==> flow/design.v <==
module interFrameSpace (samplePoint, rst, canRX, frameReady, endOverload, isOverload, isStart);
	input wire samplePoint, rst, canRX, frameReady, endOverload;
	output wire isOverload, isStart;
	parameter bit1_intermission = 0, bit2_intermission = 1, bit3_intermission = 2, bus_idle = 3;
	reg [2:0]state;
	reg isOverload0, isStart0;
	reg endError;
	assign isOverload = isOverload0;
	assign isStart = isStart0;
	always @ (posedge samplePoint) begin
		if (rst) begin
			state <= bus_idle;
			isOverload0 <= 0;
			isStart0 <= 0;
			endError <= 0;
		end else begin
		if (frameReady == 0)begin
			state <= bit1_intermission;
			isOverload0 <= 0;
			isStart0 <= 0;
			if (endOverload)
				endError <= 1;
		end
		if (isOverload) begin
			isOverload0 <= 0;
		end
		if (frameReady == 1 && endOverload == 1) begin
			if (canRX == 1) begin
				state <= bit2_intermission;
				isOverload0 <= 0;
				isStart0 <= 0;
			end else begin
				state <= bit1_intermission;
				isOverload0 <= 1;
				isStart0 <= 0;
			end
		end
		if ((frameReady == 1 && endOverload == 0) || endError == 1) begin
			case (state)
				bit1_intermission:
					if (canRX == 1) begin
						state <= bit2_intermission;
						isOverload0 <= 0;
						isStart0 <= 0;
					end else begin
						state <= bit1_intermission;
						isOverload0 <= 1;
						isStart0 <= 0;
						endError <= 0;
					end
				bit2_intermission:
					if (canRX == 1) begin
						state <= bit3_intermission;
						isOverload0 <= 0;
						isStart0 <= 0;
					end else begin
						state <= bit1_intermission;
						isOverload0 <= 1;
						isStart0 <= 0;
						endError <= 0;
					end
				bit3_intermission:
					if (canRX == 1) begin
						state <= bus_idle;
						isOverload0 <= 0;
						isStart0 <= 0;
					end else begin
						state <= bit1_intermission;
						isOverload0 <= 0;
						isStart0 <= 1;
						endError <= 0;
					end
				bus_idle:
					if (canRX == 1) begin
						state <= bus_idle;
						isOverload0 <= 0;
						isStart0 <= 0;
					end else begin
						state <= bit1_intermission;
						isOverload0 <= 0;
						isStart0 <= 1;
						endError <= 0;
					end
			endcase
		end
		end
	end
endmodule
module overload (samplePoint, rst, canRX, isOverload, isError, endOverload);
	input wire samplePoint, rst, canRX, isOverload, isError;
	output wire endOverload;
	parameter overload_flag = 0, overload_superposition = 1, overload_delimiter = 2;
	reg [1:0]state;
	reg [4:0]count;
	reg endOverload0;
	reg alredyOverError;
	assign endOverload = endOverload0;
	always @ (posedge samplePoint) begin
		if (rst) begin
			state <= overload_flag;
			count <= 0;
			endOverload0 <= 0;
			alredyOverError <= 0;
		end else begin
		if (endOverload0) begin
			endOverload0 <= 0;
		end
		if (isOverload == 1 || isError == 1 || alredyOverError == 1) begin
			case (state)
				overload_flag:  
					if (isOverload == 1 || alredyOverError == 1) begin
						if (canRX == 0) begin 
							if (count == 4) begin
								state <= overload_superposition;
								count <= count + 1;
							end else begin
								alredyOverError <= 1;
								count <= count + 1;
							end
						end else if (canRX == 1) begin
							alredyOverError <= 1;
							count <= 0;
							state <= overload_flag;
						end
					end else if (isError == 1 || alredyOverError == 1) begin
						if (canRX == 0) begin 
							if (count == 5) begin
								state <= overload_superposition;
								count <= count + 1;
							end else begin
								alredyOverError <= 1;
								count <= count + 1;
							end
						end else if (canRX == 1) begin
							alredyOverError <= 1;
							count <= 0;
							state <= overload_flag;
						end
					end
				overload_superposition:
					if (canRX == 0) begin 
						if (count < 11) begin
							count <= count + 1;
						end else begin
							count <= 0;
							state <= overload_flag;
						end
					end else if (canRX == 1) begin
						state <= overload_delimiter;
						count <= 1;
					end
				overload_delimiter:
					if (canRX == 1) begin 
						if (count < 7) begin
							count <= count + 1;
						end else begin
							endOverload0 <= 1;
							alredyOverError <= 0;
							state <= overload_flag;
							count <= 0;
						end
					end else if (canRX == 0) begin
						if (count == 7) begin 
							state <= overload_flag;
							count <= 1;
						end else begin
							count <= 0;
							state <= overload_flag;
						end
					end
			endcase
		end
		end
	end
endmodule
module framecontroller
(
	input	sp, rst, CAN_RX, reset, isStuff, errorFlag,
	output reg BS_onoff,
	output reg [1:0]CRCtype,
	output reg BRS_Stop,
	output reg invalidBit,
	output reg  CRCcalc_on,
	output reg  CRCtime, 
	output reg ackValue,
	output reg  RTR_SRR,
	output reg  IDE,
	output reg 	EDL,
	output reg  BRS,
	output reg RTR_r1,
	output reg frameReady
);
	parameter arbID_st = 0, RTR_SRR_st = 1, IDE0_st = 2, IDE1_st = 3, r0_EDL_st = 4;
	parameter extID_st = 5, extRTR_st = 6, r1_EDL_st = 7, r0_FD_st = 8, BRS_st = 9;
	parameter ESI_st = 10, DLC_st = 11, data_st = 12, crc15_st = 13, crc17_st = 14;
	parameter crc21_st = 15, crcDel_st = 16, ack_st = 17, ackDel_st = 18, eof_st = 19;
	parameter ready_st = 20, error_st = 21;
	reg		[4:0]state;
	reg		[9:0]cont;
	reg		[6:0]dlc;
	reg		FD;
	reg		bitlido;
	reg		frameReady_v;
	always @ (posedge sp) begin
		if (rst) begin
			state <= ready_st;
			cont = 0;
			dlc = 0;
			FD = 0;
			BS_onoff = 0;
			CRCtype = 0;
			CRCtime = 0;
			CRCcalc_on = 0;
			BRS_Stop = 0;
			invalidBit = 0;
			ackValue = 0;
			RTR_SRR = 0;
			IDE = 0;
			EDL = 0;
			BRS = 0;
			RTR_r1 = 0;
			frameReady_v = 1;
		end
		else
		if (reset) begin
			state <= arbID_st;
			cont = 1;
			dlc = 0;
			FD = 0;
			BS_onoff = 0;
			CRCtype = 0;
			CRCtime = 0;
			CRCcalc_on = 0;
			BRS_Stop = 0;
			invalidBit = 0;
			ackValue = 0;
			RTR_SRR = 0;
			IDE = 0;
			EDL = 0;
			BRS = 0;
			RTR_r1 = 0;
			frameReady_v = 0;
			BS_onoff = 1;
			CRCcalc_on = 1;
			if(errorFlag)
			begin
				state <= error_st;
			end
		end
		else
		if (~isStuff) begin
			case (state)
				arbID_st:  
					begin
						if(cont < 10)
						begin
							cont = cont +1;
						end
						else
						begin
							state <= RTR_SRR_st;
						end
					end
				RTR_SRR_st:  
					begin
						RTR_SRR = CAN_RX;
						if (CAN_RX)
						begin
							state <= IDE1_st;
						end
						else
						begin
							state <= IDE0_st;
						end
					end
				IDE0_st:
					begin
					IDE = CAN_RX;
					if(~CAN_RX)
						begin
							state <= r0_EDL_st;
						end
					else
						begin
							state <= error_st;
						end
					end
				IDE1_st:
					begin
					IDE = CAN_RX;
					if (CAN_RX)
						begin
							cont = 0;
							state <= extID_st;
						end
						else
						begin
							state <= r0_EDL_st;
						end
					end
				extID_st:
					if (cont < 17)
					begin
						cont = cont + 1;
					end
					else
					begin
						state <= extRTR_st;
					end
				extRTR_st:
					begin
						RTR_r1 = CAN_RX;
						state <= r1_EDL_st;
					end
				r1_EDL_st:
					begin
						EDL = CAN_RX;
						if (CAN_RX)
						begin
							state <= r0_FD_st;
						end
						else
						begin
							state <= r0_EDL_st;
						end
					end
				r0_EDL_st:
					begin
						EDL = CAN_RX;
						if (CAN_RX)
						begin
							state <= r0_FD_st;
						end
						else
						begin
							cont = 0;
							state <= DLC_st;
						end
					end
				r0_FD_st:
					if(~CAN_RX)
					begin
						FD = 1;
						state <= BRS_st;
					end
					else
					begin
						state <= error_st;
					end
				BRS_st:
					begin
						BRS = CAN_RX;
						BRS_Stop = CAN_RX;
						state <= ESI_st;
					end
				ESI_st:
					begin
						cont = 0;
						state <= DLC_st;
					end
				DLC_st: 
					begin
						dlc = dlc << 1;
						dlc = dlc + CAN_RX;
						cont = cont + 1;
						bitlido = CAN_RX;
						if (cont == 4  && dlc != 0) 
						begin
							cont = 0;
							if(dlc > 8 && FD == 0)
							begin
								dlc = 8;
							end
							else if(dlc > 8)
							begin
								case(dlc)
									9:
										dlc = 12;
									10:
										dlc = 16;
									11:
										dlc = 20;
									12:
										dlc = 24;
									13:
										dlc = 32;
									14:
										dlc = 48;
									15:
										dlc = 64;
								endcase
							end
							state <= data_st;
						end
						else if(cont == 4 && dlc == 0)
						begin
							cont =0;
							if(FD == 0)
							begin
								state <= crc15_st;
							end
							else if(dlc <= 16)
							begin
								state <= crc17_st;
							end
							else
							begin
								state <= crc21_st;
							end
						end
					end
				data_st:
					begin
						if(FD)
							begin
								BRS_Stop = 1;
							end
						cont = cont + 1;
						if (cont==8*dlc)  
						begin
							if(FD == 0)
							begin
								cont = 0;
								state <= crc15_st;
							end
							else if(dlc <= 16)
							begin
								cont = 0;
								state <= crc17_st;
							end
							else
							begin
								cont = 0;
								state <= crc21_st;
							end
						end
					end
				crc15_st:
					begin
						CRCcalc_on =0;
						CRCtime = 1;
						CRCtype = 1;
						cont = cont +1;
						if (cont==15)
						begin
							state <= crcDel_st;
						end
					end
				crc17_st:
					begin
						CRCcalc_on =0;
						CRCtime = 1;
						CRCtype = 2;
						cont = cont +1;
						if (cont==17)
						begin
							state <= crcDel_st;
						end
					end
				crc21_st:
					begin
						CRCcalc_on =0;
						CRCtime = 1;
						CRCtype = 3;
						cont = cont +1;
						if (cont==21)
						begin
							state <= crcDel_st;
						end
					end
				crcDel_st:
					begin
						CRCtime = 0;
						CRCtype = 0;
						BS_onoff = 0;
						BRS_Stop = 0;
						if(CAN_RX)
						begin
							state <= ack_st;
						end
						else
						begin
							state <= error_st;
						end
					end
				ack_st:
					state <= ackDel_st;
				ackDel_st:
					if(CAN_RX)
					begin
						cont = 0;
						state <= eof_st;
					end
					else
					begin
						state <= error_st;
					end
				eof_st:
					begin
						cont = cont +1;
						if(cont==7)
						begin
							frameReady_v = 1;
							state <= ready_st;
						end
					end
				ready_st:
					begin
						frameReady_v = 1;
						state <= ready_st;
					end
				error_st:
					begin
						cont = 0;
						dlc = 0;
						FD = 0;
					end
			endcase
		end
		frameReady <= frameReady_v;
	end
endmodule
module DatavsRemote(
RTR_SRR,
IDE,
RTR_r1,
isRemote
);
	input RTR_SRR, IDE, RTR_r1;
	output isRemote;
	assign isRemote = RTR_SRR & (IDE ~^ RTR_r1);
endmodule
module frameSize
(
	input	sp, rst, isStuff, reset,
	output reg [9:0] size
);
	always @ (posedge sp) begin
		if (rst)
			begin
				size <= 10'b0;
			end
		else if (reset)
			begin
				size <= 10'b1;
			end
		else if (~isStuff)
			begin
				size <= size + 1;
			end
	end
endmodule
module frameStorage
(
	input	sp, rst, CAN_RX, isStuff, reset,
	output reg [150:0] frame
);
	always @ (posedge sp) begin
		if (rst)
			begin
				frame = 0;
			end
		else if (reset)
			begin
				frame = 0;
				frame = frame << 1;
				frame = frame + CAN_RX;
			end
		else if (~isStuff)
			begin
				frame = frame << 1;
				frame = frame + CAN_RX;
			end
	end
endmodule
module frameMakerTop (samplePoint, reset, canRX, isError, isStuff, endOverload, BS_onoff, CRCtype, BRS_Stop, invalidBit, CRCcalc_on, CRCtime, ackValue, IDE, EDL, BRS, isRemote, size, frame, frameReady, isStart);
	input wire samplePoint, reset, canRX, isError, isStuff;
	output wire endOverload, BS_onoff, BRS_Stop, invalidBit, CRCcalc_on, CRCtime, ackValue, IDE, EDL, BRS, isRemote, frameReady, isStart;
	output wire [1:0] CRCtype;
	output wire [9:0] size;
	output wire [150:0] frame;
	wire isOverloadFromInterframe, RTR_SRR, RTR_r1;
	interFrameSpace ifs (samplePoint, reset, canRX, frameReady, endOverload, isOverloadFromInterframe, isStart);
	overload ov (samplePoint, reset, canRX, isOverloadFromInterframe, isError, endOverload);
	framecontroller fc (samplePoint, reset, canRX, isStart, isStuff, isError, BS_onoff, CRCtype, BRS_Stop, invalidBit, CRCcalc_on, CRCtime, ackValue, RTR_SRR, IDE, EDL, BRS, RTR_r1, frameReady);
	DatavsRemote dr (RTR_SRR, IDE, RTR_r1, isRemote);
	frameSize fsz (samplePoint, reset, isStuff, isStart, size);
	frameStorage fst (samplePoint, reset, canRX, isStuff, isStart, frame);
endmodule
==> flow/run.sh <==
#!/bin/bash
# the make line also repeats each setting of config.mk as NAME=value (left out here)
make -C /OpenROAD-flow-scripts/flow DESIGN_CONFIG=/design/flow/config.mk WORK_HOME=/design/flow/orfs CLKGATE_MAP_FILE= finish
==> flow/config.mk <==
export PLATFORM = sky130hd
export DESIGN_NAME = frameMakerTop
export DESIGN_NICKNAME = frameMakerTop
export VERILOG_FILES = /design/flow/design.v
export SDC_FILE = /design/flow/constraint.sdc
export NUM_CORES = 4
export LEC_CHECK = 0
export ABC_AREA = 0
export CAP_MARGIN = 20
export CELL_PAD_IN_SITES_DETAIL_PLACEMENT = 1
export CELL_PAD_IN_SITES_GLOBAL_PLACEMENT = 1
export CORE_ASPECT_RATIO = 0.82
export CORE_MARGIN = 10
export CORE_UTILIZATION = 41
export CTS_CLUSTER_SIZE = 58
export GPL_ROUTABILITY_DRIVEN = 1
export HOLD_SLACK_MARGIN = 0.03
export MAX_ROUTING_LAYER = met5
export PLACE_DENSITY_LB_ADDON = 0.01
export SLEW_MARGIN = 0
export TNS_END_PERCENT = 10
==> flow/constraint.sdc <==
create_clock -name core_clock -period 5.21 [get_ports {samplePoint}]
set_input_delay 1.0420 -clock core_clock [delete_from_list [all_inputs] [get_ports {samplePoint}]]
set_output_delay 1.0420 -clock core_clock [all_outputs]
set_load 0.01 [all_outputs]
==> Changelog: implementation, run 1 <==
## Implementation

* Detailed Route WL at 28100 µm
* Clk. pwr at 0.00177 W
* Critical path class: reg2out
* Critical Path Source Type: flip-flop
* Post-synth top cells: 230 x dfxtp_1, 205 x nor2_1, 157 x mux2i_1, 55 x a21oi_1, 54 x nand2_1
* Routed wl met3 at 2120 µm
* Fmax achieved at 0.358 GHz
* Combinational power at 0.000200 W
* Syn avg cell area at 9.19 µm²
* Worst-path clk slew at 0.06 ns
* Top cells by area: dfxtp_1 48%, mux2i_1 16%, nor2_1 8.0%
* Outcome: finished clean
* Critical path's slowest cell: clkdlybuf4s50_1
* Die X at 189 µm
* Vias per std cell at 5.21
* DRC viols at 0
* Core area at 0.0230 mm²
* Slew headroom at 48.8%
* RSZ-0062 raised after global routing: false
* RR Startpoint: fc.cont[1]
* Met2 Wirelength at 12300 µm
* Die height at 159 µm
* Setup Buffers After CTS at 0
* Cell Rows at 50
* PwrDens at 303 mW/mm²
* CTS Root Cell: clkbuf_16
* Cells on worst reg2reg path at 8
* Buf/Inv on CP at 1
* Routed length on met1 at 13300 µm
* Antenna cell count at 0
* Max_cap viols at 0
* DRT antenna net count at 0
* Critical path's largest stage delay at 0.62 ns
* Worst Hold Class: reg2reg
* Most frequent cell after synthesis: dfxtp_1
* Yosys stat chip area at 0.00965 mm²
* Yosys Instances at 1050
* Required @ worst endpoint at 4.17 ns
* Dominant Register Cell: dfxtp_1
* Max power group: registers
* Clk ins delay skew pair at 0.52 ns
* Critical Path AT at 1.76 ns
* Area Growth Syn to Fin at 28.7%
* # IOs at 181
* Port Buf Inserts at 178
* Asr flop ratio synth at 0%
* Post-CTS Resized at 0
* # hold bufs at CTS at 0
* Max-slew violation count at 0
* Clock buffer depth at 3
* Top cell type's share of synthesized area at 47.7%
* Post-Syn Area at 0.00965 mm²
* Number of global-route vias before repair at 8016
* Max Used Layer: met4
* CP Max Fanout at 3
* Warnings from Yosys at 5
* Aoi share at 11.0%
* Clk sink count at 230
* Post-DR wirelength/cell at 18.4 µm
* Reg2Reg Setup Slack at 2.60 ns
* CP endpoint kind: output port
* Seq pwr share at 47.6%
* Final setup margin at 2.41 ns
* First-pass GRT wire length at 45400 µm
* Simple-gate share of the synthesized area at 18.0%
* CP endpoint: isRemote
* Hold EP: fc.CRCtype[1]
* Top delay family on crit path: buffers and inverters
* Hold Startpoint: fc.CRCtype[1]
* Net Sw Power at 0.000860 W
* Adder Area Share at 1.04%
* Worst Tran Pin Value at 0.768 ns
* Mux frac, synth at 16.4%
* Largest net degree at the start of global routing at 179
* Power Internal at 0.00290 W
* Fillcell total at 2658
* Worst slack at placement at 1.99 ns
* RD Place Congestion at 0.805
* EDFF count, synth at 0
* Combinational share of power at 5.3%
* Cell Chain, Critical Path: xnor2_1 > and2_1 > clkdlybuf4s50_1
* Net Sw Frac at 22.9%
* Distinct cells, synth at 73
* Chip area at 0.0301 mm²
* Fin Setup TNS at 0 ns
* Pre-antenna DRT Iters at 4
* DRT iter0 DRCs at 374
* Final HPWL DP at 19100 µm
* LEAKAGE at 4.85 nW
* Hold Path Cell Cnt at 2
* Synth flops at 230
* Setup Viol. Count Final at 0
* Crit path time final at 2.80 ns
* Initial antenna violation count at 0
* Cts bufs inserted at 25
* Total sequential power at 0.00179 W
* Multi-input logic area at 0.00467 mm²
* Via count at 7924
* Grt total ovfl at 0
* Seq share, synth at 47.7%
* Post-Syn Instances at 1050
* Critical Path Source: fc.IDE
* Tool warning count at 35
* Cell taking the most area after synthesis: dfxtp_1
* FF+latch area at 0.00460 mm²
* Clock H-tree levels at 1
* XOR/XNOR Area Share at 1.80%
* Worst R2R End: fc.cont[0]
* Hold Fails Final Rpt at 0
* Top logic family: simple AND/OR/NAND/NOR gates
* GRT Total Usage at 18.0%
* Clk network pwr share at 47.1%
* Worst IR drop on VDD at 213 µV
* CTS tree: yes
* Critical path depth at 3
* Post-layout nets at 1206
* FP Core Util at 41.9%
* Fin crit share at 53.7%
* Fin Clk Skew at 0.00902 ns
==> metal layers <==
layer,vias to the layer above,global-route usage (%)
met5,-,0
met4,0,2.81
met3,24,6.27
met2,167,27.8
met1,3807,24.0
li1,3926,-
==> stage by stage <==
stage          hold slack (ns)  std cells  total power [W]  cell area, µm²  utilization, %
5_1_grt                  0.491       1522          0.00392           12400            53.9
3_3_place_gp             0.464       1478          0.00203           11600            50.4
3_5_place_dp             0.474       1478          0.00203           11600            50.4
6_report                 0.472       1522          0.00376           12400            53.9
4_1_cts                  0.482       1522          0.00381           12400            53.9
2_1_floorplan            0.446       1051          0.00197            9650               -
==> layout make-up <==
class / count / area share, %
sequential: 230 / 37.1
clock buffer: 36 / 5.85
timing repair buffer: 183 / 14.9
tap: 312 / 3.14
clock inverter: 8 / 0.786
multi-input combinational: 732 / 37.6
inverter: 21 / 0.635
==> run 2, diff against run 1 <==
- ABC_AREA: 0 -> 1
- CELL_PAD_IN_SITES_DETAIL_PLACEMENT: 1 -> not set
- CELL_PAD_IN_SITES_GLOBAL_PLACEMENT: 1 -> not set
- CORE_ASPECT_RATIO: 0.82 -> not set
- CORE_MARGIN: 10 -> 2
- CORE_UTILIZATION: 41 -> 54
- CTS_CLUSTER_SIZE: 58 -> not set
- GPL_ROUTABILITY_DRIVEN: 1 -> not set
- HOLD_SLACK_MARGIN: 0.03 -> not set
- MAX_ROUTING_LAYER: met5 -> not set
- PLACE_DENSITY_LB_ADDON: 0.01 -> not set
- SETUP_SLACK_MARGIN: not set -> 0.4
- SLEW_MARGIN: 0 -> 20
- TNS_END_PERCENT: 10 -> not set
- clock period: 5.21 -> 1.54 ns (I/O delays scaled with it)
==> Changelog: implementation, run 2 <==
### Implementation results

* Outcome: aborted with a tool error (was finished clean)
* Failed at: global routing
* Error Message: [ERROR DPL-0038] Utilization greater than 100%, impossible to legalize
* Post-Syn Area at 0.00940 mm² (was 0.00965 mm²)
* Core area at 0.0172 mm² (was 0.0230 mm²)
* Adder Area Share at 1.06% (was 1.04%)
* Seq share, synth at 49.0% (was 47.7%)
* CTS Root Cell: clkbuf_16 (unchanged)
* # hold bufs at CTS at 0 (unchanged)
* Post-Syn Instances at 1309 (was 1050)
* Cts bufs inserted at 24 (was 25)
* FP Core Util at 54.7% (was 41.9%)
* Yosys Instances at 1309 (was 1050)
* # IOs at 181 (unchanged)
* Distinct cells, synth at 41 (was 73)
* Clk sink count at 230 (unchanged)
* Chip area at 0.0185 mm² (was 0.0301 mm²)
* Warnings from Yosys at 5 (unchanged)
* Die height at 136 µm (was 159 µm)
* XOR/XNOR Area Share at 0% (was 1.80%)
* Aoi share at 16.7% (was 11.0%)
* Clock buffer depth at 3 (unchanged)
* Dominant Register Cell: dfxtp_1 (unchanged)
* Cell taking the most area after synthesis: dfxtp_1 (unchanged)
* Post-synth top cells: 439 x nand2_1, 230 x dfxtp_1, 204 x a21oi_1, 92 x inv_1, 67 x nor2_1 (was 230 x dfxtp_1, 205 x nor2_1, 157 x mux2i_1, 55 x a21oi_1, 54 x nand2_1)
* Most frequent cell after synthesis: nand2_1 (was dfxtp_1)
* RD Place Congestion at 0.922 (was 0.805)
* Asr flop ratio synth at 0% (unchanged)
* Yosys stat chip area at 0.00940 mm² (was 0.00965 mm²)
* Synth flops at 230 (unchanged)
* Die X at 136 µm (was 189 µm)
* Port Buf Inserts at 178 (unchanged)
* Final HPWL DP at 19700 µm (was 19100 µm)
* Placed Area at 0.0131 mm² (was 0.0116 mm²)
* Cell Rows at 48 (was 50)
* Top logic family: simple AND/OR/NAND/NOR gates (unchanged)
* Top cell type's share of synthesized area at 49.0% (was 47.7%)
* EDFF count, synth at 0 (unchanged)
* Clock H-tree levels at 1 (unchanged)
* Mux frac, synth at 0% (was 16.4%)
* Top cells by area: dfxtp_1 49%, nand2_1 18%, a21oi_1 11% (was dfxtp_1 48%, mux2i_1 16%, nor2_1 8.0%)
* Simple-gate share of the synthesized area at 26.6% (was 18.0%)
* Syn avg cell area at 7.18 µm² (was 9.19 µm²)
## run 2: what timing repair did
action	CTS
endpoints found under the hold margin	0
gates resized	1183
cloned	1
setup buffers	164
pin swaps	62
setup endpoints to repair	238
## run 2: stage by stage
stage	util (%)	std cells	total power, W	setup WS, ns
2_1_floorplan	-	1310	0.00700	-0.0811
3_3_place_gp	76.3	1780	0.00737	-0.357
3_5_place_dp	76.3	1780	0.00738	-0.417
4_1_cts	93.3	1989	0.0137	-0.246
==> run 3, diff against run 2 <==
- ABC_AREA: 1 -> not set
- CORE_UTILIZATION: 54 -> 66
- CTS_CLUSTER_SIZE: not set -> 42
- SETUP_SLACK_MARGIN: 0.4 -> not set
- clock period: 1.54 -> 2.04 ns (I/O delays scaled with it)
==> Changelog: implementation, run 3 <==
## Implementation

* Fin Clk Skew at 0.00942 ns
* Top delay family on crit path: simple AND/OR/NAND/NOR gates
* Met1 usage at 38.7%
* DRC viols at 0
* Via count at 8641
* PwrDens at 740 mW/mm²
* CTS tree: yes
* Post-DR wirelength/cell at 18.5 µm
* Fin crit share at 102%
* Aoi share at 11.0% (was 16.7%)
* Cells on worst reg2reg path at 8
* Critical path's largest stage delay at 0.52 ns
* Chip area at 0.0156 mm² (was 0.0185 mm²)
* Hold Path Cell Cnt at 3
* Net Sw Frac at 23.0%
* Max power group: registers
* RSZ-0062 raised after global routing: true
* Distinct cells, synth at 73 (was 41)
* Combinational share of power at 6.4%
* Critical Path Source: fc.cont[1]
* DRT antenna net count at 0
* Final HPWL DP at 16400 µm (was 19700 µm)
* Port Buf Inserts at 178 (unchanged)
* Worst IR drop on VDD at 733 µV
* EDFF count, synth at 0 (unchanged)
* Clk network pwr share at 45.6%
* Clock buffer depth at 3 (unchanged)
* Post-Syn Instances at 1050 (was 1309)
* LEAKAGE at 5.17 nW
* Total sequential power at 0.00457 W
* Clk sink count at 230 (unchanged)
* Fmax achieved at 0.483 GHz
* Largest net degree at the start of global routing at 53
* Yosys Instances at 1050 (was 1309)
* Critical path depth at 8
* Max_cap viols at 0
* Buf/Inv on CP at 0
* Global routing usage on met2 at 58.9%
* Initial antenna violation count at 0
* Busiest layer in global routing: met2
* XOR/XNOR Area Share at 1.80% (was 0%)
* Violated Checks: negative setup slack
* Vias per std cell at 5.96
* Required @ worst endpoint at 2.44 ns
* Clk ins delay skew pair at 0.52 ns
* Combinational power at 0.000609 W
* FP Core Util at 66.9% (was 54.7%)
* Met3 Track Usage GR at 7.60%
* Cell Chain, Critical Path: ha_4 > and4_1 > nand2_1 > o2bb2ai_4 > nand2_4 > or4_4 > o211ai_2 > o21ai_1
* Area Growth Syn to Fin at 33.3%
* Worst Hold Class: in2reg
* Power Internal at 0.00733 W
* Cell taking the most area after synthesis: dfxtp_1 (unchanged)
* Number of global-route vias before repair at 8611
* RD Place Congestion at 0.900 (was 0.922)
* Simple-gate share of the synthesized area at 18.0% (was 26.6%)
* CP endpoint: fc.state[10]
* Antenna cell count at 0
* Synth flops at 230 (unchanged)
* Top cells by area: dfxtp_1 48%, mux2i_1 16%, nor2_1 8.0% (was dfxtp_1 49%, nand2_1 18%, a21oi_1 11%)
* Post-synth top cells: 230 x dfxtp_1, 205 x nor2_1, 157 x mux2i_1, 55 x a21oi_1, 54 x nand2_1 (was 439 x nand2_1, 230 x dfxtp_1, 204 x a21oi_1, 92 x inv_1, 67 x nor2_1)
* Net Sw Power at 0.00218 W
* Post-layout nets at 1266
* Core area at 0.0144 mm² (was 0.0172 mm²)
* Final setup margin at -0.0317 ns
* Finished Layout Cells at 1449
* Yosys stat chip area at 0.00965 mm² (was 0.00940 mm²)
* Warnings from Yosys at 5 (unchanged)
* Setup Viol. Count Final at 7
* CTS Root Cell: clkbuf_16 (unchanged)
* Top logic family: simple AND/OR/NAND/NOR gates (unchanged)
* Critical Path Source Type: flip-flop
* Worst R2R End: fc.state[10]
* Max-slew violation count at 0
* Grt total ovfl at 0
* Most frequent cell after synthesis: dfxtp_1 (was nand2_1)
* Reg2Reg Setup Slack at -0.03 ns
* Adder Area Share at 1.04% (was 1.06%)
* Worst Tran Pin Value at 0.733 ns
* DRT iter0 DRCs at 750
* Seq share, synth at 47.7% (was 49.0%)
* Top cell type's share of synthesized area at 47.7% (was 49.0%)
* Critical path class: reg2reg
* Clock H-tree levels at 1 (unchanged)
* First-pass GRT wire length at 43100 µm
* Detailed Route WL at 26800 µm
* Slew headroom at 51.1%
* Die X at 125 µm (was 136 µm)
* Placed cells at 1410 (was 1780)
* # IOs at 181 (unchanged)
* Crit path time final at 2.07 ns
* Clk. pwr at 0.00434 W
* Tot Pwr at 0.00951 W
* Syn avg cell area at 9.19 µm² (was 7.18 µm²)
* Critical path's slowest cell: or4_4
* Final core occ at 89.2%
* Hold Fails Final Rpt at 0
* Mux frac, synth at 16.4% (was 0%)
* Cts bufs inserted at 23 (was 24)
* CP endpoint kind: flip-flop
* Dominant Register Cell: dfxtp_1 (unchanged)
* Die height at 125 µm (was 136 µm)
* Critical Path AT at 2.47 ns
* Hold EP: fc.state[2]
* GRT Total Usage at 33.0%
* Pre-antenna DRT Iters at 5
* Asr flop ratio synth at 0% (unchanged)
* Worst slack at placement at -0.0913 ns (was -0.417 ns)
* CP Max Fanout at 6
* Hold Startpoint: isStuff
* RR Startpoint: fc.cont[1]
* Post-Syn Area at 0.00965 mm² (was 0.00940 mm²)
* Outcome: finished with violations (was aborted with a tool error)
* Tool warning count at 35
* Seq pwr share at 48.0%
* WHS at 0.231 ns
* Worst-path clk slew at 0.06 ns
* Cell Rows at 44 (was 48)
## run 3: area by class of cell
class | instances | area, µm²
inverter | 21 | 78.8
multi-input combinational | 733 | 4780
tap | 184 | 230
fill | 666 | 1560
sequential | 230 | 4610
clock buffer | 29 | 628
clock inverter | 8 | 136
timing repair buffer | 244 | 2390
## run 3: stage by stage
step | area [µm²] | setup TNS [ns]
floorplan | 9660 | 0
global placement | 12000 | -0.0380
detailed placement | 12000 | -0.598
CTS | 12800 | -0.0194
global route | 12900 | -1.09
finish | 12900 | -0.0654
## run 3: timing repair
action                                  in CTS  in global routing
endpoints found under the setup margin      15                 24
buffers inserted                             0                  1
pin swaps                                    0                  4
gates cloned                                 1                  0
endpoints found under the hold margin        0                  0
hold buffers                                 0                  0
resized                                      9                 19
## run 3: routing by layer
metal	wire, µm	up-vias
li1	-	4046
met1	10100	4115
met2	13600	395
met3	2080	85
met4	1040	0
met5	0	-
==> run 4, diff against run 3 <==
- ABC_AREA: not set -> 1
- CAP_MARGIN: 20 -> 10
- CELL_PAD_IN_SITES_DETAIL_PLACEMENT: not set -> 0
- CORE_ASPECT_RATIO: not set -> 0.92
- CORE_UTILIZATION: 66 -> 71
- CTS_CLUSTER_DIAMETER: not set -> 48
- CTS_CLUSTER_SIZE: 42 -> 58
- GPL_ROUTABILITY_DRIVEN: not set -> 0
- MAX_ROUTING_LAYER: not set -> met4
- PLACE_DENSITY: not set -> 0.36
- TNS_END_PERCENT: not set -> 5
- clock period: 2.04 -> 2.1 ns (I/O delays scaled with it)
==> Changelog: implementation, run 4 <==
## Implementation

* Syn avg cell area at 7.18 µm² (was 9.19 µm²)
* Clk. pwr at 0.00402 W (was 0.00434 W)
* Worst R2R End: fc.state[10] (unchanged)
* Yosys stat chip area at 0.00940 mm² (was 0.00965 mm²)
* LEAKAGE at 4.32 nW (was 5.17 nW)
* Clk sink count at 230 (unchanged)
* Setup Viol. Count Final at 23 (was 7)
* CTS Root Cell: clkbuf_16 (unchanged)
* Reg2Reg Setup Slack at -0.21 ns (was -0.03 ns)
* Critical path's slowest cell: dfxtp_4 (was or4_4)
* DRT antenna net count at 0 (unchanged)
* Hold Startpoint: isStuff (unchanged)
* Final HPWL DP at 17500 µm (was 16400 µm)
* Critical Path AT at 2.73 ns (was 2.47 ns)
* Seq pwr share at 48.5% (was 48.0%)
* Power Internal at 0.00657 W (was 0.00733 W)
* Yosys Instances at 1309 (was 1050)
* Cell Rows at 40 (was 44)
* Hold Fails Final Rpt at 0 (unchanged)
* Net Sw Frac at 28.4% (was 23.0%)
* Area Growth Syn to Fin at 30.7% (was 33.3%)
* Worst-path clk slew at 0.10 ns (was 0.06 ns)
* Clock buffer depth at 3 (unchanged)
* Total sequential power at 0.00446 W (was 0.00457 W)
* Seq share, synth at 49.0% (was 47.7%)
* Chip area at 0.0142 mm² (was 0.0156 mm²)
* Grt total ovfl at 0 (unchanged)
* CP endpoint kind: flip-flop (unchanged)
* Cell taking the most area after synthesis: dfxtp_1 (unchanged)
* Mux frac, synth at 0% (was 16.4%)
* Buf/Inv on CP at 1 (was 0)
* Worst Tran Pin Value at 0.808 ns (was 0.733 ns)
* RR Startpoint: fc.cont[1] (unchanged)
* PwrDens at 747 mW/mm² (was 740 mW/mm²)
* Worst Hold Class: in2reg (unchanged)
* Aoi share at 16.7% (was 11.0%)
* Cell Chain, Critical Path: ha_4 > nand2_2 > o21ai_0 > nand2_2 > inv_1 > nand4_1 > nor2_1 > nand3_1 > nand3_1 > o211ai_1 (was ha_4 > and4_1 > nand2_1 > o2bb2ai_4 > nand2_4 > or4_4 > o211ai_2 > o21ai_1)
* Critical path class: reg2reg (unchanged)
* Critical Path Source Type: flip-flop (unchanged)
* Distinct cells, synth at 41 (was 73)
* Post-layout nets at 1495 (was 1266)
* Clk ins delay skew pair at 0.54 ns (was 0.52 ns)
* Critical Path Source: fc.cont[1] (unchanged)
* Crit path time final at 2.31 ns (was 2.07 ns)
* Die height at 114 µm (was 125 µm)
* Antenna cell count at 0 (unchanged)
* Cts bufs inserted at 18 (was 23)
* # IOs at 181 (unchanged)
* Final Cell Area at 0.0123 mm² (was 0.0129 mm²)
* Combinational share of power at 7.7% (was 6.4%)
* Outcome: finished with violations (unchanged)
* Combinational power at 0.000703 W (was 0.000609 W)
* Final core occ at 94.4% (was 89.2%)
* CTS tree: yes (unchanged)
* Die X at 124 µm (was 125 µm)
* Port Buf Inserts at 178 (unchanged)
* Tot Pwr at 0.00918 W (was 0.00951 W)
* CP Max Fanout at 6 (unchanged)
* Fin Clk Skew at 0.0334 ns (was 0.00942 ns)
* Post-Syn Instances at 1309 (was 1050)
* Post-Syn Area at 0.00940 mm² (was 0.00965 mm²)
* Hold EP: fsz.size[3] (was fc.state[2])
* Slew headroom at 46.2% (was 51.1%)
* FP Core Util at 72.3% (was 66.9%)
* DRT iter0 DRCs at 2593 (was 750)
* RSZ-0062 raised after global routing: true (unchanged)
* Fin crit share at 110% (was 102%)
* Worst slack at placement at -0.203 ns (was -0.0913 ns)
* Dominant Register Cell: dfxtp_1 (unchanged)
* Max-slew violation count at 0 (unchanged)
* Adder Area Share at 1.06% (was 1.04%)
* Top cells by area: dfxtp_1 49%, nand2_1 18%, a21oi_1 11% (was dfxtp_1 48%, mux2i_1 16%, nor2_1 8.0%)
* Max power group: registers (unchanged)
* Vias per std cell at 6.86 (was 5.96)
* Worst IR drop on VDD at 788 µV (was 733 µV)
* First-pass GRT wire length at 51600 µm (was 43100 µm)
* Net Sw Power at 0.00261 W (was 0.00218 W)
* Violated Checks: negative setup slack (unchanged)
* Post-synth top cells: 439 x nand2_1, 230 x dfxtp_1, 204 x a21oi_1, 92 x inv_1, 67 x nor2_1 (was 230 x dfxtp_1, 205 x nor2_1, 157 x mux2i_1, 55 x a21oi_1, 54 x nand2_1)
* Fillcell total at 383 (was 666)
* Warnings from Yosys at 5 (unchanged)
* Simple-gate share of the synthesized area at 26.6% (was 18.0%)
* Top logic family: simple AND/OR/NAND/NOR gates (unchanged)
* Via count at 11400 (was 8641)
* Required @ worst endpoint at 2.51 ns (was 2.44 ns)
* Core area at 0.0130 mm² (was 0.0144 mm²)
* Max_cap viols at 0 (unchanged)
* DRC viols at 0 (unchanged)
* EDFF count, synth at 0 (unchanged)
* Fmax achieved at 0.432 GHz (was 0.483 GHz)
* XOR/XNOR Area Share at 0% (was 1.80%)
* Clk network pwr share at 43.8% (was 45.6%)
* CP endpoint: fc.state[10] (unchanged)
* Number of global-route vias before repair at 10000 (was 8611)
* Initial antenna violation count at 0 (unchanged)
* Asr flop ratio synth at 0% (unchanged)
* Critical path's largest stage delay at 0.42 ns (was 0.52 ns)
* Largest net degree at the start of global routing at 100 (was 53)
* Synth flops at 230 (unchanged)
* Cells on worst reg2reg path at 10 (was 8)
* Detailed Route WL at 38700 µm (was 26800 µm)
* Top delay family on crit path: simple AND/OR/NAND/NOR gates (unchanged)
* Final setup margin at -0.213 ns (was -0.0317 ns)
* Pre-antenna DRT Iters at 17 (was 5)
* Top cell type's share of synthesized area at 49.0% (was 47.7%)
* Tool warning count at 37 (was 35)
* Post-DR wirelength/cell at 23.3 µm (was 18.5 µm)
* Hold Path Cell Cnt at 4 (was 3)
* Critical path depth at 10 (was 8)
* Most frequent cell after synthesis: nand2_1 (was dfxtp_1)
* Placed Area at 0.0114 mm² (was 0.0120 mm²)
* Clock H-tree levels at 1 (unchanged)
* GRT Total Usage at 47.6% (was 33.0%)
## run 4: cell type report
cell class | count | area, µm² | area share (%)
well taps | 168 | 210 | 1.71
inverters | 97 | 373 | 3.03
clock inverters | 12 | 199 | 1.62
clock buffers | 20 | 489 | 3.98
flip-flops and latches | 230 | 4620 | 37.6
multi-input cells | 917 | 4280 | 34.8
repair buffers | 218 | 2120 | 17.2
## run 4: metrics by stage
stage | setup TNS (ns) | instances | hold WS (ns)
after floorplan | 0 | 1310 | 0.408
after global placement | -0.947 | 1624 | 0.419
after detailed placement | -1.93 | 1624 | 0.426
after CTS | 0 | 1657 | 0.345
after global routing | -3.31 | 1662 | 0.380
final | -2.04 | 1662 | 0.384
## run 4: repair_timing
| action | CTS | global route |
|---|---|---|
| setup buffers | 1 | 5 |
| resized | 7 | 35 |
| pin swaps | 1 | 7 |
| setup endpoints to repair | 13 | 26 |
| hold buffers | 0 | 0 |
## run 4: metal layers
metal	vias to the layer above	wire [µm]	global-route usage (%)
li1	4615	-	-
met1	5020	12400	56.7
met2	1316	17000	75.3
met3	454	5430	10.6
met4	0	3870	25.0
met5	-	0	-
==> run 5, diff against run 4 <==
- ABC_AREA: 1 -> 0
- CAP_MARGIN: 10 -> 20
- CELL_PAD_IN_SITES_DETAIL_PLACEMENT: 0 -> not set
- CORE_ASPECT_RATIO: 0.92 -> not set
- CORE_UTILIZATION: 71 -> 72
- CTS_CLUSTER_DIAMETER: 48 -> not set
- CTS_CLUSTER_SIZE: 58 -> not set
- GPL_ROUTABILITY_DRIVEN: 0 -> not set
- MAX_ROUTING_LAYER: met4 -> not set
- PLACE_DENSITY: 0.36 -> 0.39
- SETUP_SLACK_MARGIN: not set -> 0.36
- TNS_END_PERCENT: 5 -> not set
- clock period: 2.1 -> 2.39 ns (I/O delays scaled with it)
==> Changelog: implementation, run 5 <==
### Implementation results

* Failed at: global routing
* Cell taking the most area after synthesis: dfxtp_1 (unchanged)
* Syn avg cell area at 9.19 µm² (was 7.18 µm²)
* Outcome: aborted with a tool error (was finished with violations)
* Mux frac, synth at 16.4% (was 0%)
* Worst slack at placement at 0.0574 ns (was -0.203 ns)
* CTS Root Cell: clkbuf_16 (unchanged)
* Clk sink count at 230 (unchanged)
* Top logic family: simple AND/OR/NAND/NOR gates (unchanged)
* Clock H-tree levels at 1 (unchanged)
* Adder Area Share at 1.04% (was 1.06%)
* RD Place Congestion at 0.896
* Error Message: [ERROR DPL-0038] Utilization greater than 100%, impossible to legalize
* Simple-gate share of the synthesized area at 18.0% (was 26.6%)
* Yosys stat chip area at 0.00965 mm² (was 0.00940 mm²)
* Post-Syn Instances at 1050 (was 1309)
* Final HPWL DP at 17200 µm (was 17500 µm)
* Most frequent cell after synthesis: dfxtp_1 (was nand2_1)
* Seq share, synth at 47.7% (was 49.0%)
* Die height at 120 µm (was 114 µm)
* Asr flop ratio synth at 0% (unchanged)
* Cts bufs inserted at 23 (was 18)
* Port Buf Inserts at 178 (unchanged)
* Clock buffer depth at 3 (unchanged)
* FP Core Util at 73.1% (was 72.3%)
* # IOs at 181 (unchanged)
* Top cell type's share of synthesized area at 47.7% (was 49.0%)
* Yosys Instances at 1050 (was 1309)
* Cell Rows at 42 (was 40)
* Core area at 0.0132 mm² (was 0.0130 mm²)
* Warnings from Yosys at 5 (unchanged)
* Synth flops at 230 (unchanged)
* Post-synth top cells: 230 x dfxtp_1, 205 x nor2_1, 157 x mux2i_1, 55 x a21oi_1, 54 x nand2_1 (was 439 x nand2_1, 230 x dfxtp_1, 204 x a21oi_1, 92 x inv_1, 67 x nor2_1)
* Die X at 120 µm (was 124 µm)
* Top cells by area: dfxtp_1 48%, mux2i_1 16%, nor2_1 8.0% (was dfxtp_1 49%, nand2_1 18%, a21oi_1 11%)
* Post-Syn Area at 0.00965 mm² (was 0.00940 mm²)
* Aoi share at 11.0% (was 16.7%)
* Dominant Register Cell: dfxtp_1 (unchanged)
* XOR/XNOR Area Share at 1.80% (was 0%)
* EDFF count, synth at 0 (unchanged)
* Chip area at 0.0143 mm² (was 0.0142 mm²)
* Distinct cells, synth at 73 (was 41)
run 5: timing repair:
action	CTS
gates cloned	1
gates resized	49
endpoints found under the setup margin	31
hold buffers	0
buffers inserted	17
pin swaps	21
run 5: through the flow:
step	instances	cell area [µm²]
after floorplan	1051	9660
after global placement	1358	11600
after detailed placement	1358	11600
after CTS	1418	12700
==> run 6, diff against run 5 <==
- ABC_AREA: 0 -> 1
- CORE_UTILIZATION: 72 -> 68
- CTS_CLUSTER_DIAMETER: not set -> 192
- CTS_CLUSTER_SIZE: not set -> 75
- HOLD_SLACK_MARGIN: not set -> 0.28
- PLACE_DENSITY: 0.39 -> not set
- SETUP_SLACK_MARGIN: 0.36 -> not set
- clock period: 2.39 -> 1.67 ns (I/O delays scaled with it)
==> Changelog: implementation, run 6 <==
### Implementation results

* Core area at 0.0133 mm² (was 0.0132 mm²)
* Worst slack at placement at -0.378 ns (was 0.0574 ns)
* Asr flop ratio synth at 0% (unchanged)
* Dominant Register Cell: dfxtp_1 (unchanged)
* Chip area at 0.0148 mm² (was 0.0143 mm²)
* Most frequent cell after synthesis: nand2_1 (was dfxtp_1)
* Top logic family: simple AND/OR/NAND/NOR gates (unchanged)
* Port Buf Inserts at 178 (unchanged)
* Top cells by area: dfxtp_1 49%, nand2_1 18%, a21oi_1 11% (was dfxtp_1 48%, mux2i_1 16%, nor2_1 8.0%)
* Outcome: aborted with a tool error (unchanged)
* Simple-gate share of the synthesized area at 26.6% (was 18.0%)
* Aoi share at 16.7% (was 11.0%)
* Cell Rows at 42 (unchanged)
* Die X at 122 µm (was 120 µm)
* Post-synth top cells: 439 x nand2_1, 230 x dfxtp_1, 204 x a21oi_1, 92 x inv_1, 67 x nor2_1 (was 230 x dfxtp_1, 205 x nor2_1, 157 x mux2i_1, 55 x a21oi_1, 54 x nand2_1)
* Placed Area at 0.0121 mm² (was 0.0116 mm²)
* FP Core Util at 70.4% (was 73.1%)
* Warnings from Yosys at 5 (unchanged)
* EDFF count, synth at 0 (unchanged)
* Yosys Instances at 1309 (was 1050)
* Synth flops at 230 (unchanged)
* Mux frac, synth at 0% (was 16.4%)
* Syn avg cell area at 7.18 µm² (was 9.19 µm²)
* Error Message: [ERROR DPL-0033] detailed placement checks failed during check placement. (was [ERROR DPL-0038] Utilization greater than 100%, impossible to legalize)
* # IOs at 181 (unchanged)
* Adder Area Share at 1.06% (was 1.04%)
* Final HPWL DP at 20400 µm (was 17200 µm)
* Failed at: clock tree synthesis (was global routing)
* Distinct cells, synth at 41 (was 73)
* Post-Syn Area at 0.00940 mm² (was 0.00965 mm²)
* Seq share, synth at 49.0% (was 47.7%)
* Yosys stat chip area at 0.00940 mm² (was 0.00965 mm²)
* XOR/XNOR Area Share at 0% (was 1.80%)
* Die height at 122 µm (was 120 µm)
* Cell taking the most area after synthesis: dfxtp_1 (unchanged)
* RD Place Congestion at 0.990 (was 0.896)
* Top cell type's share of synthesized area at 49.0% (was 47.7%)
* Post-Syn Instances at 1309 (was 1050)
==> run 6: per-stage QoR <==
stage	power (W)	std cells
after floorplan	0.00621	1310
after detailed placement	0.00662	1704
after global placement	0.00660	1704
==> run 7, diff against run 6 <==
- CAP_MARGIN: 20 -> 10
- CELL_PAD_IN_SITES_GLOBAL_PLACEMENT: not set -> 3
- CORE_ASPECT_RATIO: not set -> 0.75
- CORE_MARGIN: 2 -> 7
- CORE_UTILIZATION: 68 -> 37
- CTS_CLUSTER_DIAMETER: 192 -> 332
- CTS_CLUSTER_SIZE: 75 -> not set
- GPL_TIMING_DRIVEN: not set -> 0
- HOLD_SLACK_MARGIN: 0.28 -> 0.07
- MAX_ROUTING_LAYER: not set -> met4
- MIN_ROUTING_LAYER: not set -> met2
- SETUP_SLACK_MARGIN: not set -> 0.02
- SLEW_MARGIN: 20 -> 15
- TNS_END_PERCENT: not set -> 65
- clock period: 1.67 -> 1.88 ns (I/O delays scaled with it)
==> Changelog: implementation, run 7 <==
### Implementation results

* Syn avg cell area at 7.18 µm² (unchanged)
* Seq share, synth at 49.0% (unchanged)
* Outcome: aborted with a tool error (unchanged)
* XOR/XNOR Area Share at 0% (unchanged)
* Distinct cells, synth at 41 (unchanged)
* Top logic family: simple AND/OR/NAND/NOR gates (unchanged)
* # IOs at 181 (unchanged)
* Yosys Instances at 1309 (unchanged)
* Adder Area Share at 1.06% (unchanged)
* Dominant Register Cell: dfxtp_1 (unchanged)
* Core area at 0.0250 mm² (was 0.0133 mm²)
* EDFF count, synth at 0 (unchanged)
* Die X at 198 µm (was 122 µm)
* Post-synth top cells: 439 x nand2_1, 230 x dfxtp_1, 204 x a21oi_1, 92 x inv_1, 67 x nor2_1 (unchanged)
* Failed at: global placement (was clock tree synthesis)
* Chip area at 0.0301 mm² (was 0.0148 mm²)
* Warnings from Yosys at 5 (unchanged)
* Error Message: [ERROR GPL-0301] Utilization 104.213 % exceeds 100%. (was [ERROR DPL-0033] detailed placement checks failed during check placement.)
* Die height at 152 µm (was 122 µm)
* Synth flops at 230 (unchanged)
* Cell Rows at 50 (was 42)
* Post-Syn Instances at 1309 (unchanged)
* Top cells by area: dfxtp_1 49%, nand2_1 18%, a21oi_1 11% (unchanged)
* Cell taking the most area after synthesis: dfxtp_1 (unchanged)
* Most frequent cell after synthesis: nand2_1 (unchanged)
* Aoi share at 16.7% (unchanged)
* Mux frac, synth at 0% (unchanged)
* Asr flop ratio synth at 0% (unchanged)
* Top cell type's share of synthesized area at 49.0% (unchanged)
* Simple-gate share of the synthesized area at 26.6% (unchanged)
* Post-Syn Area at 0.00940 mm² (unchanged)
* Yosys stat chip area at 0.00940 mm² (unchanged)
* FP Core Util at 37.7% (was 70.4%)
==> run 8, diff against run 7 <==
- CAP_MARGIN: 10 -> 20
- CELL_PAD_IN_SITES_GLOBAL_PLACEMENT: 3 -> not set
- CORE_ASPECT_RATIO: 0.75 -> not set
- CORE_MARGIN: 7 -> 2
- CORE_UTILIZATION: 37 -> 60
- CTS_CLUSTER_DIAMETER: 332 -> not set
- CTS_CLUSTER_SIZE: not set -> 93
- GPL_TIMING_DRIVEN: 0 -> not set
- HOLD_SLACK_MARGIN: 0.07 -> not set
- MAX_ROUTING_LAYER: met4 -> not set
- MIN_ROUTING_LAYER: met2 -> not set
- PLACE_DENSITY: not set -> 0.41
- SETUP_SLACK_MARGIN: 0.02 -> not set
- SLEW_MARGIN: 15 -> 20
- TNS_END_PERCENT: 65 -> not set
- clock period: 1.88 -> 2.77 ns (I/O delays scaled with it)
==> Changelog: implementation, run 8 <==
## Implementation

* Tool warning count at 37
* Dominant Register Cell: dfxtp_1 (unchanged)
* Combinational share of power at 6.2%
* PwrDens at 568 mW/mm²
* Post-Syn Area at 0.00940 mm² (unchanged)
* Clk ins delay skew pair at 0.52 ns
* GRT Total Usage at 28.9%
* Final core occ at 78.9%
* Worst-path clk slew at 0.06 ns
* Antenna cell count at 0
* Synth flops at 230 (unchanged)
* Number of global-route vias before repair at 8330
* Fmax achieved at 0.433 GHz
* Hold Startpoint: ifs.state[3]
* RR Startpoint: fc.cont[1]
* Required @ worst endpoint at 2.22 ns
* Outcome: finished clean (was aborted with a tool error)
* Busiest layer in global routing: met2
* Post-CTS Resized at 0
* FP Core Util at 61.6% (was 37.7%)
* Met3 Track Usage GR at 8.34%
* Aoi share at 16.7% (unchanged)
* Core area at 0.0153 mm² (was 0.0250 mm²)
* Global routing usage on met2 at 46.4%
* Cell Rows at 45 (was 50)
* CTS Root Cell: clkbuf_16
* Critical path's slowest cell: clkdlybuf4s50_1
* Seq share, synth at 49.0% (unchanged)
* Chip area at 0.0167 mm² (was 0.0301 mm²)
* Asr flop ratio synth at 0% (unchanged)
* Cell Chain, Critical Path: o21ai_0 > a21oi_1 > clkdlybuf4s50_1
* Max_cap viols at 0
* XOR/XNOR Area Share at 0% (unchanged)
* Tot Pwr at 0.00685 W
* Total sequential power at 0.00338 W
* Die X at 129 µm (was 198 µm)
* Clk. pwr at 0.00305 W
* Initial antenna violation count at 0
* Crit path time final at 2.31 ns
* Max-slew violation count at 0
* Max power group: registers
* Buf/Inv on CP at 1
* Area Growth Syn to Fin at 28.1%
* Final HPWL DP at 16400 µm
* Seq pwr share at 49.3%
* Grt total ovfl at 0
* Largest net degree at the start of global routing at 159
* Critical Path AT at 1.76 ns
* Slew headroom at 53.9%
* Worst R2R End: fc.cont[7]
* Fin Setup TNS at 0 ns
* Hold EP: ifs.state[2]
* Top cells by area: dfxtp_1 49%, nand2_1 18%, a21oi_1 11% (unchanged)
* # IOs at 181 (unchanged)
* Post-synth top cells: 439 x nand2_1, 230 x dfxtp_1, 204 x a21oi_1, 92 x inv_1, 67 x nor2_1 (unchanged)
* Worst IR drop on VDD at 467 µV
* First-pass GRT wire length at 40000 µm
* Clock buffer depth at 3
* Port Buf Inserts at 178
* Reg2Reg Setup Slack at 0.48 ns
* Fin Clk Skew at 0.0104 ns
* Via count at 9183
* Net Sw Frac at 23.7%
* Clock H-tree levels at 1
* DRT antenna net count at 0
* Setup Viol. Count Final at 0
* Detailed Route WL at 25000 µm
* Yosys Instances at 1309 (unchanged)
* Post-DR wirelength/cell at 14.9 µm
* Worst Tran Pin Value at 0.692 ns
* Vias per std cell at 5.46
* Pre-antenna DRT Iters at 6
* Cells on worst reg2reg path at 14
* DRT iter0 DRCs at 662
* # hold bufs at CTS at 0
* CP endpoint kind: output port
* Critical path's largest stage delay at 0.58 ns
* RSZ-0062 raised after global routing: false
* CP Max Fanout at 4
* Power Internal at 0.00523 W
* Critical Path Source: fc.IDE
* Hold Fails Final Rpt at 0
* Combinational power at 0.000425 W
* Cts bufs inserted at 23
* Top cell type's share of synthesized area at 49.0% (unchanged)
* Clk sink count at 230
* LEAKAGE at 4.19 nW
* Critical path depth at 3
* Placed Area at 0.0113 mm²
* DRC viols at 0
* Warnings from Yosys at 5 (unchanged)
* Clk network pwr share at 44.5%
* Critical Path Source Type: flip-flop
* Distinct cells, synth at 41 (unchanged)
* Fin crit share at 83.5%
* Die height at 129 µm (was 152 µm)
* Syn avg cell area at 7.18 µm² (unchanged)
* CTS tree: yes
* Cell taking the most area after synthesis: dfxtp_1 (unchanged)
* Most frequent cell after synthesis: nand2_1 (unchanged)
* Yosys stat chip area at 0.00940 mm² (unchanged)
* CP endpoint: isRemote
* EDFF count, synth at 0 (unchanged)
* Worst Hold Class: reg2reg
* Post-layout nets at 1470
* Mux frac, synth at 0% (unchanged)
* Top delay family on crit path: buffers and inverters
* Met1 usage at 37.4%
* Post-Syn Instances at 1309 (unchanged)
* Simple-gate share of the synthesized area at 26.6% (unchanged)
* Critical path class: reg2out
* Net Sw Power at 0.00162 W
* Hold Path Cell Cnt at 2
* Adder Area Share at 1.06% (unchanged)
* Top logic family: simple AND/OR/NAND/NOR gates (unchanged)
* Final Cell Area at 0.0120 mm²
* RD Place Congestion at 0.949
* Setup Buffers After CTS at 0
==> run 8: per-stage QoR <==
stage | instances | worst slack (ns) | hold slack, ns
finish | 1683 | 0.458 | 0.433
global route | 1683 | 0.271 | 0.479
CTS | 1683 | 0.472 | 0.432
detailed placement | 1643 | 0.289 | 0.420
global placement | 1643 | 0.303 | 0.414
floorplan | 1310 | 0.937 | 0.408
==> run 8: final cells by class <==
class,count,area (µm²)
multi-input cells,917,4180
inverters,97,369
clock buffers,36,674
repair buffers,188,1890
clock inverters,4,62.6
well taps,211,264
fillers,1143,3210
flip-flops and latches,230,4600
==> run 8: layer usage <==
metal	up-vias	share of wire (%)
li1	4562	-
met5	-	0
met1	4259	43
met3	61	8.3
met4	0	3.4
met2	301	46
==> run 9, diff against run 8 <==
- CORE_UTILIZATION: 60 -> 40
- CTS_CLUSTER_SIZE: 93 -> not set
- PLACE_DENSITY: 0.41 -> not set
- SETUP_SLACK_MARGIN: not set -> -0.14
- clock period: 2.77 -> 3.01 ns (I/O delays scaled with it)
==> Changelog: implementation, run 9 <==
## Implementation

* Aoi share at 16.7% (unchanged)
* DRC viols at 0 (unchanged)
* Number of global-route vias before repair at 8165 (was 8330)
* # hold bufs at CTS at 0 (unchanged)
* Post-CTS Resized at 0 (unchanged)
* Power Internal at 0.00515 W (was 0.00523 W)
* Critical path depth at 3 (unchanged)
* Dominant Register Cell: dfxtp_1 (unchanged)
* Finished Layout Cells at 1799 (was 1683)
* Yosys stat chip area at 0.00940 mm² (unchanged)
* Tool warning count at 35 (was 37)
* Fin Setup TNS at 0 ns (unchanged)
* Area Growth Syn to Fin at 31.4% (was 28.1%)
* Cell taking the most area after synthesis: dfxtp_1 (unchanged)
* Post-Syn Area at 0.00940 mm² (unchanged)
* Hold EP: ifs.state[2] (unchanged)
* Die X at 157 µm (was 129 µm)
* RSZ-0062 raised after global routing: false (unchanged)
* Max-slew violation count at 0 (unchanged)
* Top delay family on crit path: buffers and inverters (unchanged)
* Critical Path AT at 1.71 ns (was 1.76 ns)
* CP Max Fanout at 4 (unchanged)
* Clk. pwr at 0.00320 W (was 0.00305 W)
* Clk sink count at 230 (unchanged)
* Critical Path Source: fc.IDE (unchanged)
* Post-synth top cells: 439 x nand2_1, 230 x dfxtp_1, 204 x a21oi_1, 92 x inv_1, 67 x nor2_1 (unchanged)
* Clk network pwr share at 47.7% (was 44.5%)
* Antenna cell count at 0 (unchanged)
* Worst Hold Class: reg2reg (unchanged)
* Max power group: clock (was registers)
* Hold Fails Final Rpt at 0 (unchanged)
* XOR/XNOR Area Share at 0% (unchanged)
* Asr flop ratio synth at 0% (unchanged)
* Final HPWL DP at 17400 µm (was 16400 µm)
* FP Core Util at 40.4% (was 61.6%)
* Largest net degree at the start of global routing at 156 (was 159)
* # IOs at 181 (unchanged)
* Post-DR wirelength/cell at 14.7 µm (was 14.9 µm)
* Core area at 0.0233 mm² (was 0.0153 mm²)
* Slew headroom at 53.7% (was 53.9%)
* CTS tree: yes (unchanged)
* Reg2Reg Setup Slack at 0.71 ns (was 0.48 ns)
* Worst Tran Pin Value at 0.695 ns (was 0.692 ns)
* Grt total ovfl at 0 (unchanged)
* Most frequent cell after synthesis: nand2_1 (unchanged)
* Simple-gate share of the synthesized area at 26.6% (unchanged)
* PwrDens at 543 mW/mm² (was 568 mW/mm²)
* Critical path's largest stage delay at 0.57 ns (was 0.58 ns)
* CP endpoint: isRemote (unchanged)
* Placed cells at 1752 (was 1643)
* Outcome: finished clean (unchanged)
* GRT Total Usage at 20.8% (was 28.9%)
* Synth flops at 230 (unchanged)
* DRT antenna net count at 0 (unchanged)
* CTS Root Cell: clkbuf_16 (unchanged)
* Worst-path clk slew at 0.06 ns (about the same)
* RR Startpoint: fc.cont[1] (unchanged)
* Setup Buffers After CTS at 0 (unchanged)
* Buf/Inv on CP at 1 (unchanged)
* Combinational share of power at 6.0% (was 6.2%)
* Seq share, synth at 49.0% (unchanged)
* Clock buffer depth at 3 (unchanged)
* Distinct cells, synth at 41 (unchanged)
* Pre-antenna DRT Iters at 7 (was 6)
* Top cells by area: dfxtp_1 49%, nand2_1 18%, a21oi_1 11% (unchanged)
* RD Place Congestion at 0.877 (was 0.949)
* Fin crit share at 76.7% (was 83.5%)
* LEAKAGE at 4.29 nW (was 4.19 nW)
* Seq pwr share at 46.3% (was 49.3%)
* First-pass GRT wire length at 42400 µm (was 40000 µm)
* Detailed Route WL at 26400 µm (was 25000 µm)
* Cells on worst reg2reg path at 12 (was 14)
* Tot Pwr at 0.00671 W (was 0.00685 W)
* DRT iter0 DRCs at 565 (was 662)
* Critical path class: reg2out (unchanged)
* EDFF count, synth at 0 (unchanged)
* Clk ins delay skew pair at 0.53 ns (was 0.52 ns)
* Net Sw Frac at 23.3% (was 23.7%)
* Fmax achieved at 0.433 GHz
* CP endpoint kind: output port (unchanged)
* Via count at 8957 (was 9183)
* Post-Syn Instances at 1309 (unchanged)
* Port Buf Inserts at 178 (unchanged)
* Combinational power at 0.000404 W (was 0.000425 W)
* Worst IR drop on VDD at 397 µV (was 467 µV)
* Hold Path Cell Cnt at 2 (unchanged)
* Critical Path Source Type: flip-flop (unchanged)
* Hold Startpoint: ifs.state[3] (unchanged)
* Syn avg cell area at 7.18 µm² (unchanged)
* Max_cap viols at 0 (unchanged)
* Worst R2R End: fc.frameReady (was fc.cont[7])
* Crit path time final at 2.31 ns
* Die height at 157 µm (was 129 µm)
* Setup Viol. Count Final at 0 (unchanged)
* Fin Clk Skew at 0.0134 ns (was 0.0104 ns)
* Required @ worst endpoint at 2.41 ns (was 2.22 ns)
* Mux frac, synth at 0% (unchanged)
* Cell Chain, Critical Path: o21ai_0 > a21oi_1 > clkdlybuf4s50_1 (unchanged)
* Top logic family: simple AND/OR/NAND/NOR gates (unchanged)
* Post-layout nets at 1474 (was 1470)
* Top cell type's share of synthesized area at 49.0% (unchanged)
* Yosys Instances at 1309 (unchanged)
* Chip area at 0.0247 mm² (was 0.0167 mm²)
* Initial antenna violation count at 0 (unchanged)
* Critical path's slowest cell: clkdlybuf4s50_1 (unchanged)
* Cell Rows at 56 (was 45)
* Clock H-tree levels at 1 (unchanged)
* Cts bufs inserted at 26 (was 23)
* Adder Area Share at 1.06% (unchanged)
* Warnings from Yosys at 5 (unchanged)
* Total sequential power at 0.00311 W (was 0.00338 W)
* Net Sw Power at 0.00156 W (was 0.00162 W)
* Vias per std cell at 4.98 (was 5.46)
run 9: area by class of cell:
| type | count | area [µm²] |
|---|---|---|
| Multi-Input combinational cell | 917 | 4180 |
| Inverter | 97 | 369 |
| Clock buffer | 41 | 828 |
| Sequential cell | 230 | 4600 |
| Timing Repair Buffer | 189 | 1910 |
| Fill cell | 2337 | 10900 |
| Tap cell | 319 | 399 |
| Clock inverter | 6 | 58.8 |
run 9: per-stage QoR:
| stage | utilization (%) | instance area, µm² | worst slack, ns | hold slack, ns |
|---|---|---|---|---|
| after floorplan | - | 9410 | 1.13 | 0.408 |
| after global placement | 49.3 | 11500 | 0.544 | 0.423 |
| after detailed placement | 49.3 | 11500 | 0.502 | 0.423 |
| after CTS | 53.1 | 12400 | 0.644 | 0.431 |
| after global routing | 53.1 | 12400 | 0.450 | 0.453 |
| final | 53.1 | 12400 | 0.702 | 0.428 |
run 9: layer usage:
metal / share of wire, % / routed length [µm] / vias to the layer above / GRT usage, %
li1: - / - / 4580 / -
met1: 44 / 11700 / 4120 / 27.5
met2: 46 / 12100 / 228 / 32.8
met3: 8.2 / 2160 / 29 / 7.16
met4: 1.5 / 396 / 0 / 4.76
met5: 0 / 0 / - / 0
==> run 10, diff against run 9 <==
- ABC_AREA: 1 -> 0
- CAP_MARGIN: 20 -> 10
- CELL_PAD_IN_SITES_DETAIL_PLACEMENT: not set -> 0
- CORE_ASPECT_RATIO: not set -> 0.98
- CORE_UTILIZATION: 40 -> 65
- CTS_CLUSTER_DIAMETER: not set -> 29
- CTS_CLUSTER_SIZE: not set -> 58
- GPL_ROUTABILITY_DRIVEN: not set -> 0
- MAX_ROUTING_LAYER: not set -> met4
- PLACE_DENSITY: not set -> 0.61
- SETUP_SLACK_MARGIN: -0.14 -> not set
- TNS_END_PERCENT: not set -> 40
- clock period: 3.01 -> 2.02 ns (I/O delays scaled with it)
==> Changelog: implementation, run 10 <==
## Implementation

* Crit path time final at 2.28 ns
* Worst Tran Pin Value at 0.731 ns (was 0.695 ns)
* Yosys stat chip area at 0.00965 mm² (was 0.00940 mm²)
* Clk network pwr share at 60.0% (was 47.7%)
* Cells on worst reg2reg path at 8 (was 12)
* Distinct cells, synth at 73 (was 41)
* Max-slew violation count at 0 (unchanged)
* Pre-antenna DRT Iters at 6 (was 7)
* GRT Total Usage at 42.1% (was 20.8%)
* DRT iter0 DRCs at 1039 (was 565)
* Yosys Instances at 1050 (was 1309)
* Port Buf Inserts at 178 (unchanged)
* Hold Fails Final Rpt at 0 (unchanged)
* Cell Chain, Critical Path: and3_1 > nand3_1 > a32o_2 > nand3_2 > buf_12 > a21oi_2 > a21o_1 > o21ai_0 (was o21ai_0 > a21oi_1 > clkdlybuf4s50_1)
* Total sequential power at 0.00462 W (was 0.00311 W)
* Vias per std cell at 6.50 (was 4.98)
* Setup Buffers After CTS at 0 (unchanged)
* Outcome: finished with violations (was finished clean)
* Final HPWL DP at 16400 µm (was 17400 µm)
* LEAKAGE at 5.54 nW (was 4.29 nW)
* Fmax achieved at 0.438 GHz
* Combinational share of power at 5.0% (was 6.0%)
* DRC viols at 0 (unchanged)
* Final setup margin at -0.262 ns (was 0.702 ns)
* WHS at 0.225 ns (was 0.428 ns)
* Net Sw Frac at 23.3% (about the same)
* Hold EP: fc.state[2] (was ifs.state[2])
* Worst slack at placement at -0.150 ns (was 0.502 ns)
* Post-layout nets at 1281 (was 1474)
* Post-Syn Area at 0.00965 mm² (was 0.00940 mm²)
* Top cell type's share of synthesized area at 47.7% (was 49.0%)
* Slew headroom at 50.8% (was 53.7%)
* Warnings from Yosys at 5 (unchanged)
* Clock H-tree levels at 2 (was 1)
* Top logic family: simple AND/OR/NAND/NOR gates (unchanged)
* Fin Setup TNS at -2.08 ns (was 0 ns)
* Net Sw Power at 0.00308 W (was 0.00156 W)
* Simple-gate share of the synthesized area at 18.0% (was 26.6%)
* Largest net degree at the start of global routing at 69 (was 156)
* Critical path's slowest cell: dfxtp_2 (was clkdlybuf4s50_1)
* Worst IR drop on VDD at 856 µV (was 397 µV)
* Max power group: clock (unchanged)
* Violated Checks: negative setup slack
* Setup Viol. Count Final at 26 (was 0)
* Grt total ovfl at 0 (unchanged)
* Worst R2R End: fc.dlc[6] (was fc.frameReady)
* CTS tree: yes (unchanged)
* Antenna cell count at 0 (unchanged)
* Buf/Inv on CP at 1 (unchanged)
* Clk ins delay skew pair at 0.55 ns (was 0.53 ns)
* Required @ worst endpoint at 2.43 ns (was 2.41 ns)
* Critical Path AT at 2.69 ns (was 1.71 ns)
* Mux frac, synth at 16.4% (was 0%)
* Seq pwr share at 35.1% (was 46.3%)
* Syn avg cell area at 9.19 µm² (was 7.18 µm²)
* FP Core Util at 65.9% (was 40.4%)
* RSZ-0062 raised after global routing: true (was false)
* Initial antenna violation count at 0 (unchanged)
* Hold Path Cell Cnt at 3 (was 2)
* CTS Root Cell: clkbuf_16 (unchanged)
* Aoi share at 11.0% (was 16.7%)
* PwrDens at 961 mW/mm² (was 543 mW/mm²)
* Critical path class: reg2reg (was reg2out)
* First-pass GRT wire length at 52000 µm (was 42400 µm)
* Critical path's largest stage delay at 0.42 ns (was 0.57 ns)
* Placed cells at 1406 (was 1752)
* CP Max Fanout at 10 (was 4)
* Top cells by area: dfxtp_1 48%, mux2i_1 16%, nor2_1 8.0% (was dfxtp_1 49%, nand2_1 18%, a21oi_1 11%)
* Post-synth top cells: 230 x dfxtp_1, 205 x nor2_1, 157 x mux2i_1, 55 x a21oi_1, 54 x nand2_1 (was 439 x nand2_1, 230 x dfxtp_1, 204 x a21oi_1, 92 x inv_1, 67 x nor2_1)
* Seq share, synth at 47.7% (was 49.0%)
* Finished Layout Cells at 1486 (was 1799)
[run 10: layout make-up]
class                           instances  area [µm²]
Timing Repair Buffer                  239        2380
Clock inverter                         29         440
Inverter                               21        78.8
Clock buffer                           50        1150
Sequential cell                       230        4620
Tap cell                              184         230
Fill cell                             439         928
Multi-Input combinational cell        733        4820
[run 10: layer usage]
metal / up-vias / GRT usage (%) / share of wire [%]
met2: 714 / 69.9 / 49
met4: 0 / 23.9 / 6.9
met3: 234 / 9.75 / 9.4
met1: 4610 / 46.5 / 35
met5: - / - / 0
li1: 4107 / - / -
[run 10: what timing repair did]
item,CTS,global route
gates cloned,1,0
setup endpoints to repair,20,25
pin swaps,2,10
resized,10,29
[run 10: metrics by stage]
| step | util (%) | total power [W] | cell area (µm²) |
|---|---|---|---|
| floorplan | - | 0.00508 | 9670 |
| global placement | 81.8 | 0.00530 | 12000 |
| detailed placement | 81.8 | 0.00530 | 12000 |
| CTS | 92.8 | 0.0131 | 13600 |
| global route | 93.7 | 0.0134 | 13700 |
| finish | 93.7 | 0.0132 | 13700 |
Power figures rest on the tool's default switching activity, not on a simulated workload.
